// fc_head
module fc_head #(
    parameter DATA_WIDTH = 16,
    parameter NUM_INPUTS = 1024,
    parameter NUM_OUTPUTS = 4
)(
    input clk,
    input rst,
    input [DATA_WIDTH-1:0] myinput,
    input [DATA_WIDTH*NUM_OUTPUTS-1:0] myweights,
    input myinputValid,
    output [DATA_WIDTH*NUM_OUTPUTS-1:0] softmax_out,
    output softmax_valid,
    output [7:0] led_control,
    output [DATA_WIDTH*NUM_OUTPUTS-1:0] logits
);
make LEC_CHECK=0 CAP_MARGIN=15 CORE_MARGIN=2 CORE_UTILIZATION=72 CTS_CLUSTER_SIZE=41 HOLD_SLACK_MARGIN=-0.09 MAX_ROUTING_LAYER=met4 SLEW_MARGIN=20 finish   # period 6.36 ns
run.sh (not shown) runs the stock make flow with config.mk's settings and CLKGATE_MAP_FILE=.
The first run completed, yet does not pass: negative setup slack.
Next try:
Settings changed: CAP_MARGIN 15 to 20, CORE_UTILIZATION 72 to 68, CTS_CLUSTER_SIZE 41 to 37, HOLD_SLACK_MARGIN -0.09 to not set, SETUP_SLACK_MARGIN set to -0.32, SLEW_MARGIN 20 to 35.
Clock period 6.36 ns to 4.96 ns, I/O delays scaled along.
Now the flow never finished: it broke off in global routing (5_1_grt), error ODB-0269.
Synthesized area does not change.
Die area goes up by a few percent.
Synthesized cell count does not change.


before:
The RTL this note starts from:
==> flow/design.v <==
`timescale 1ns / 1ps
module neuron #(
    parameter DATA_WIDTH = 16,
    parameter signed [DATA_WIDTH-1:0] BIAS = 0    
)(
    input clk,
    input rst,
    input [DATA_WIDTH-1:0] data_in,       
    input [DATA_WIDTH-1:0] weight_in,     
    input data_in_valid,
    input data_in_last,                   
    output reg [DATA_WIDTH-1:0] neuron_out,
    output reg neuron_out_valid
);
    localparam SW = 2*DATA_WIDTH;
    function [SW-1:0] sat_add;
        input [SW-1:0] a;
        input [SW-1:0] b;
        reg [SW-1:0] s;
        begin
            s = a + b;
            if (!a[SW-1] && !b[SW-1] && s[SW-1])
                sat_add = {1'b0, {(SW-1){1'b1}}};
            else if (a[SW-1] && b[SW-1] && !s[SW-1])
                sat_add = {1'b1, {(SW-1){1'b0}}};
            else
                sat_add = s;
        end
    endfunction
    reg [SW-1:0] mul;
    reg mul_valid, mul_last;
    reg [SW-1:0] sum;
    reg [SW-1:0] total;
    reg total_valid;
    wire [SW-1:0] sum_next = sat_add(sum, mul);
    wire [SW-1:0] bias_q = {{2{BIAS[DATA_WIDTH-1]}}, BIAS, {(DATA_WIDTH-2){1'b0}}};
    wire [SW-1:0] biased = sat_add(total, bias_q);
    always @(posedge clk) begin
        mul <= $signed(data_in) * $signed(weight_in);
        if (rst) begin
            mul_valid <= 0;
            mul_last <= 0;
            sum <= 0;
            total <= 0;
            total_valid <= 0;
            neuron_out <= 0;
            neuron_out_valid <= 0;
        end else begin
            mul_valid <= data_in_valid;
            mul_last <= data_in_valid && data_in_last;
            total_valid <= 0;
            if (mul_valid) begin
                if (mul_last) begin
                    sum <= 0;
                    total <= sum_next;
                    total_valid <= 1;
                end else begin
                    sum <= sum_next;
                end
            end
            neuron_out_valid <= total_valid;
            if (total_valid) begin
                if (biased[SW-1:SW-3] == 3'b000 || biased[SW-1:SW-3] == 3'b111)
                    neuron_out <= biased[SW-3:DATA_WIDTH-2];
                else if (biased[SW-1])
                    neuron_out <= {1'b1, {(DATA_WIDTH-1){1'b0}}};
                else
                    neuron_out <= {1'b0, {(DATA_WIDTH-1){1'b1}}};
            end
        end
    end
endmodule
`timescale 1ns / 1ps
module Softmax #(
    parameter dataWidth = 16,         
    parameter numInputs = 4          
)(
    input clk,
    input rst,
    input [dataWidth*numInputs-1:0] in,    
    input in_valid,                        
    output reg [dataWidth*numInputs-1:0] out,  
    output reg valid,                      
    output reg [7:0] led_control           
);
localparam STAGE_IDLE = 2'b00,
           STAGE_EXP = 2'b01,
           STAGE_SUM = 2'b10,
           STAGE_NORM = 2'b11;
reg [1:0] state;
reg [dataWidth-1:0] input_array [0:numInputs-1];
reg [dataWidth-1:0] exp_values [0:numInputs-1];  
reg [dataWidth+2-1:0] sum_exp;  
reg [dataWidth-1:0] softmax_output [0:numInputs-1];
reg [1:0] max_class;
reg [4:0] shift_amt;
function [dataWidth-1:0] exp_lut;
    input [3:0] idx;
    begin
        case (idx)
            4'd0:  exp_lut = 16'h0800;  
            4'd1:  exp_lut = 16'h09D0;  
            4'd2:  exp_lut = 16'h0C20;  
            4'd3:  exp_lut = 16'h0F80;  
            4'd4:  exp_lut = 16'h1480;  
            4'd5:  exp_lut = 16'h1C80;  
            4'd6:  exp_lut = 16'h2A00;  
            4'd7:  exp_lut = 16'h4000;  
            4'd8:  exp_lut = 16'h6800;  
            4'd9:  exp_lut = 16'hAC00;  
            4'd10: exp_lut = 16'h1280;  
            4'd11: exp_lut = 16'h1F80;  
            4'd12: exp_lut = 16'h2C00;  
            4'd13: exp_lut = 16'h4C00;  
            4'd14: exp_lut = 16'h8000;  
            default: exp_lut = 16'hD800;  
        endcase
    end
endfunction
function [dataWidth-1:0] exp_function;
    input [dataWidth-1:0] x;
    reg [3:0] lut_idx;
    begin
        lut_idx = x[15:12] + 4'd8;  
        exp_function = exp_lut(lut_idx);
    end
endfunction
function [4:0] get_shift_amount;
    input [dataWidth+2-1:0] sum;
    reg [4:0] shift;
    begin
        shift = 0;
        if (sum[17:14] == 4'b0000) shift = 4;  
        else if (sum[17:15] == 3'b001) shift = 3;  
        else if (sum[17:16] == 2'b01) shift = 2;  
        else if (sum[17] == 1'b1) shift = 1;  
        else shift = 0;  
        get_shift_amount = shift;
    end
endfunction
always @(posedge clk) begin
    if (rst) begin
        state <= STAGE_IDLE;
        out <= 0;
        valid <= 0;
        led_control <= 8'b0;
        sum_exp <= 0;
        for (integer i = 0; i < numInputs; i = i + 1) begin
            input_array[i] <= 0;
            exp_values[i] <= 0;
        end
    end else begin
        valid <= 0;
        case (state)
            STAGE_IDLE: begin
                if (in_valid) begin
                    input_array[0] <= in[15:0];
                    input_array[1] <= in[31:16];
                    input_array[2] <= in[47:32];
                    input_array[3] <= in[63:48];
                    state <= STAGE_EXP;
                end
            end
            STAGE_EXP: begin
                exp_values[0] <= exp_function(input_array[0]);
                exp_values[1] <= exp_function(input_array[1]);
                exp_values[2] <= exp_function(input_array[2]);
                exp_values[3] <= exp_function(input_array[3]);
                state <= STAGE_SUM;
            end
            STAGE_SUM: begin
                sum_exp <= exp_values[0] + exp_values[1] + exp_values[2] + exp_values[3];
                state <= STAGE_NORM;
            end
            STAGE_NORM: begin
                shift_amt = get_shift_amount(sum_exp);
                softmax_output[0] = exp_values[0] >> shift_amt;
                softmax_output[1] = exp_values[1] >> shift_amt;
                softmax_output[2] = exp_values[2] >> shift_amt;
                softmax_output[3] = exp_values[3] >> shift_amt;
                out <= {softmax_output[3], softmax_output[2], softmax_output[1], softmax_output[0]};
                max_class = 0;
                if (softmax_output[1] > softmax_output[max_class]) max_class = 1;
                if (softmax_output[2] > softmax_output[max_class]) max_class = 2;
                if (softmax_output[3] > softmax_output[max_class]) max_class = 3;
                case (max_class)
                    2'b00: led_control <= 8'b00000001;  
                    2'b01: led_control <= 8'b00000010;  
                    2'b10: led_control <= 8'b00000100;  
                    2'b11: led_control <= 8'b00001000;  
                    default: led_control <= 8'b00000000;
                endcase
                valid <= 1;
                state <= STAGE_IDLE;
            end
        endcase
    end
end
endmodule
`timescale 1ns / 1ps
module fc_head #(
    parameter DATA_WIDTH = 16,
    parameter NUM_INPUTS = 1024,
    parameter NUM_OUTPUTS = 4
)(
    input clk,
    input rst,
    input [DATA_WIDTH-1:0] myinput,
    input [DATA_WIDTH*NUM_OUTPUTS-1:0] myweights,
    input myinputValid,
    output [DATA_WIDTH*NUM_OUTPUTS-1:0] softmax_out,
    output softmax_valid,
    output [7:0] led_control,
    output [DATA_WIDTH*NUM_OUTPUTS-1:0] logits
);
    reg [$clog2(NUM_INPUTS)-1:0] input_count;
    reg [DATA_WIDTH-1:0] input_d;
    reg input_valid_d, input_last_d;
    reg [DATA_WIDTH*NUM_OUTPUTS-1:0] weights;
    always @(posedge clk) begin
        input_d <= myinput;
        weights <= myweights;
        if (rst) begin
            input_count <= 0;
            input_valid_d <= 0;
            input_last_d <= 0;
        end else begin
            input_valid_d <= myinputValid;
            input_last_d <= myinputValid && (input_count == NUM_INPUTS-1);
            if (myinputValid)
                input_count <= input_count + 1;
        end
    end
    wire [NUM_OUTPUTS-1:0] neuron_valid;
    localparam [DATA_WIDTH*NUM_OUTPUTS-1:0] BIASES = {16'h003C, 16'h0001, 16'hFFD1, 16'h0006};
    genvar i;
    generate
        for (i = 0; i < NUM_OUTPUTS; i = i + 1) begin : output_layer
            neuron #(
                .DATA_WIDTH(DATA_WIDTH),
                .BIAS(BIASES[(i+1)*DATA_WIDTH-1 -: DATA_WIDTH])
            ) neuron_output (
                .clk(clk),
                .rst(rst),
                .data_in(input_d),
                .weight_in(weights[(i+1)*DATA_WIDTH-1 -: DATA_WIDTH]),
                .data_in_valid(input_valid_d),
                .data_in_last(input_last_d),
                .neuron_out(logits[(i+1)*DATA_WIDTH-1 -: DATA_WIDTH]),
                .neuron_out_valid(neuron_valid[i])
            );
        end
    endgenerate
    Softmax #(
        .dataWidth(DATA_WIDTH),
        .numInputs(NUM_OUTPUTS)
    ) softmax_inst (
        .clk(clk),
        .rst(rst),
        .in(logits),
        .in_valid(neuron_valid[0]),
        .out(softmax_out),
        .valid(softmax_valid),
        .led_control(led_control)
    );
endmodule
clock: 2.17 ns
lec_check: 0
cap_margin: 20
core_margin: 2
core_utilization: 72
place_density_lb_addon: 0.01
setup_slack_margin: 0.55
slew_margin: 20
No final results exist for before, since it was stopped by error GRT-0116 during global routing (5_1_grt).
### before -> after
# before
export LEC_CHECK = 0
export CAP_MARGIN = 20
export CORE_MARGIN = 2
export CORE_UTILIZATION = 72
export PLACE_DENSITY_LB_ADDON = 0.01
export SETUP_SLACK_MARGIN = 0.55
export SLEW_MARGIN = 20
create_clock -name core_clock -period 2.17 [get_ports {clk}]
# after
export LEC_CHECK = 0
export ABC_AREA = 1
export CAP_MARGIN = 5
export CORE_MARGIN = 2
export CORE_UTILIZATION = 72
export CTS_CLUSTER_DIAMETER = 363
export CTS_CLUSTER_SIZE = 15
export HOLD_SLACK_MARGIN = 0.3
export PLACE_DENSITY_LB_ADDON = 0.01
export SETUP_SLACK_MARGIN = 0.62
export SLEW_MARGIN = 20
create_clock -name core_clock -period 2.17 [get_ports {clk}]
- Of before and after, none finishes clean.
- before: it failed with a tool error in global routing (5_1_grt), so there are no final results.
- Chip area in the Yosys report up 0.0017 mm² in after wrt before
- after gives less multiplexer share of the synthesized area than before did.
- Taking after over before, the tally of unique sky130hd cells used after synthesis ratio works out to 0.64.
- Taking before as the reference point, the synthesized cell count of after rises by about 18%.
- | post-synthesis instance area | lower: before |


Setup of yarrow:
RTL: the design.v shown in full above, as it stands there.
Settings: LEC_CHECK=0, CAP_MARGIN=20, CORE_MARGIN=2, CORE_UTILIZATION=15, SLEW_MARGIN=20; clock period 7.63 ns.
yarrow reached the final stage; the timing, design-rule and antenna checks on its layout passed.
The following lists how sierra was set up differently from yarrow:
- changing CORE_UTILIZATION from 15 to 70
- setting CTS_CLUSTER_SIZE to 32 for the first time
- setting SETUP_SLACK_MARGIN to 1.77 for the first time
- changing the clock period (ns, I/O delays scaled along) from 7.63 to 6.56
## What came out
Of yarrow and sierra, only yarrow finishes the flow clean. There was hardly any difference in register share of the cell area between sierra and yarrow. Utilization was lower in yarrow than in sierra. Fmax | sierra vs yarrow | sierra faster. In the flow results for yarrow and sierra, the cell count after placement is smaller on sierra. Measured against sierra, the total detailed-routing wirelength of yarrow comes out at 0.849 times the reference value. yarrow -> sierra: die area decreased by more than half. Critical path launch point: softmax_inst.sum_exp[17] -> yarrow, weights[27] -> sierra.
Here is what was changed in the inputs of harbor compared with sierra.
- CORE_UTILIZATION: 70 -> 72
- CTS_CLUSTER_SIZE: 32 -> 35
- SETUP_SLACK_MARGIN: 1.77 -> 0.86
- the clock period (ns, I/O delays scaled along): 6.56 -> 6.97
==> results <==
- [flow] harbor | stages: complete | final checks: fail | reason: antenna violations
- Comparing harbor and sierra, the lower routed length on met2 is on harbor.
- Final routed wire length divided by cell count in harbor is 2.7% below sierra.
- Number of antenna cells inserted up 5 in harbor wrt sierra
- Compared with sierra, harbor shows a higher worst setup slack for register-to-register paths.
- Summary of harbor over sierra: post-CTS setup-driven buffer insertion count decreased by 48% relative to the old numbers; data arrival time at the worst-slack endpoint saw a decrease.
- Looking at end of the critical path, the softmax_inst.led_control[1] result is from harbor; the output_layer[1].neuron_output.mul[31] one comes from sierra.
- Going from sierra to harbor, first-pass GRT wire length shrinks by 2.4%.
- In harbor, core utilization is higher than in sierra.
#### Input delta (juniper over harbor)
- CTS_CLUSTER_SIZE changed from 35 to 32
- CAP_MARGIN changed from 20 to 15
- MAX_ROUTING_LAYER newly set to met4
- SETUP_SLACK_MARGIN changed from 0.86 to 1.77
- CTS_CLUSTER_DIAMETER newly set to 28
- CORE_UTILIZATION changed from 72 to 70
- the clock period (ns, I/O delays scaled along) changed from 6.97 to 6.56
### Flow results
Cell area after synthesis came out exactly the same in harbor and juniper.
| total number of placement rows | lower: harbor |
H-tree depth (higher): juniper
As far as post-synthesis cell type count goes, harbor and juniper are indistinguishable; the numbers are identical.
Looking at post-CTS resize count across harbor and juniper, the one that comes out lower is harbor.
Compared with harbor, juniper shows a die area that is about 2.8% higher.
Final estimated routing congestion in global placement (higher): juniper
Against harbor, juniper comes in 0.38 ns lower on worst-case setup slack after placement.
Of harbor and juniper, only juniper fails to reach the end of the flow.
juniper did not finish; the tool stopped in global routing with error GRT-0232.
Although it ran to completion, harbor produced a layout that fails the final checks because of antenna violations.
> inputs changed (juniper -> fjord)
- a deleted CTS_CLUSTER_DIAMETER that had been 28
- a deleted SETUP_SLACK_MARGIN that had been 1.77
- a change of CORE_UTILIZATION from 70 to 72
- a deleted CTS_CLUSTER_SIZE that had been 32
- an added HOLD_SLACK_MARGIN of -0.09
- a change of the clock period (ns, I/O delays scaled along) from 6.56 to 6.36
==> comparison <==
juniper → fjord: deepest level of the CTS H-tree fell by 1; routability congestion estimate now smaller. | HPWL reported at the end of detailed placement | fjord vs juniper | worse |. Finished, but not clean: fjord, with negative setup slack. Seen in the log of juniper: GRT-0232 during global routing, after which the run never completed. fjord: die area is 2.7% lower than what juniper reported. Diff juniper..fjord | area of the mapped netlist | unchanged. Compared with juniper, in fjord number of placement rows went down 2, yosys-reported design area after synthesis barely changed. The final reports for fjord and juniper show CTS buffer count lower in the former.
Setup changes, fjord to amber
- removing HOLD_SLACK_MARGIN (formerly -0.09)
- setting SETUP_SLACK_MARGIN to 1.36 for the first time
- changing CORE_UTILIZATION from 72 to 40
- changing CAP_MARGIN from 15 to 20
- removing MAX_ROUTING_LAYER (formerly met4)
- changing the clock period (ns, I/O delays scaled along) from 6.36 to 7.63
Notes after the runs:
amber: done, clean on timing, DRC and antenna
From fjord to amber the numbers moved as follows: worst slew slack as a fraction of its limit has increased, non-clock buffer count in the final layout has decreased, number of clock sinks has remained practically unchanged.
amber vs. fjord: logic area went up by 0.60%.
Post-route worst setup slack for amber is higher than for fjord.
From amber to fjord, number of remaining DRC errors did not move at all.
Row register-to-register slack: amber higher / fjord lower
Diff fjord and amber: vertical die dimension lower in fjord
The final non-filler cell area number comes out higher for amber vs fjord.
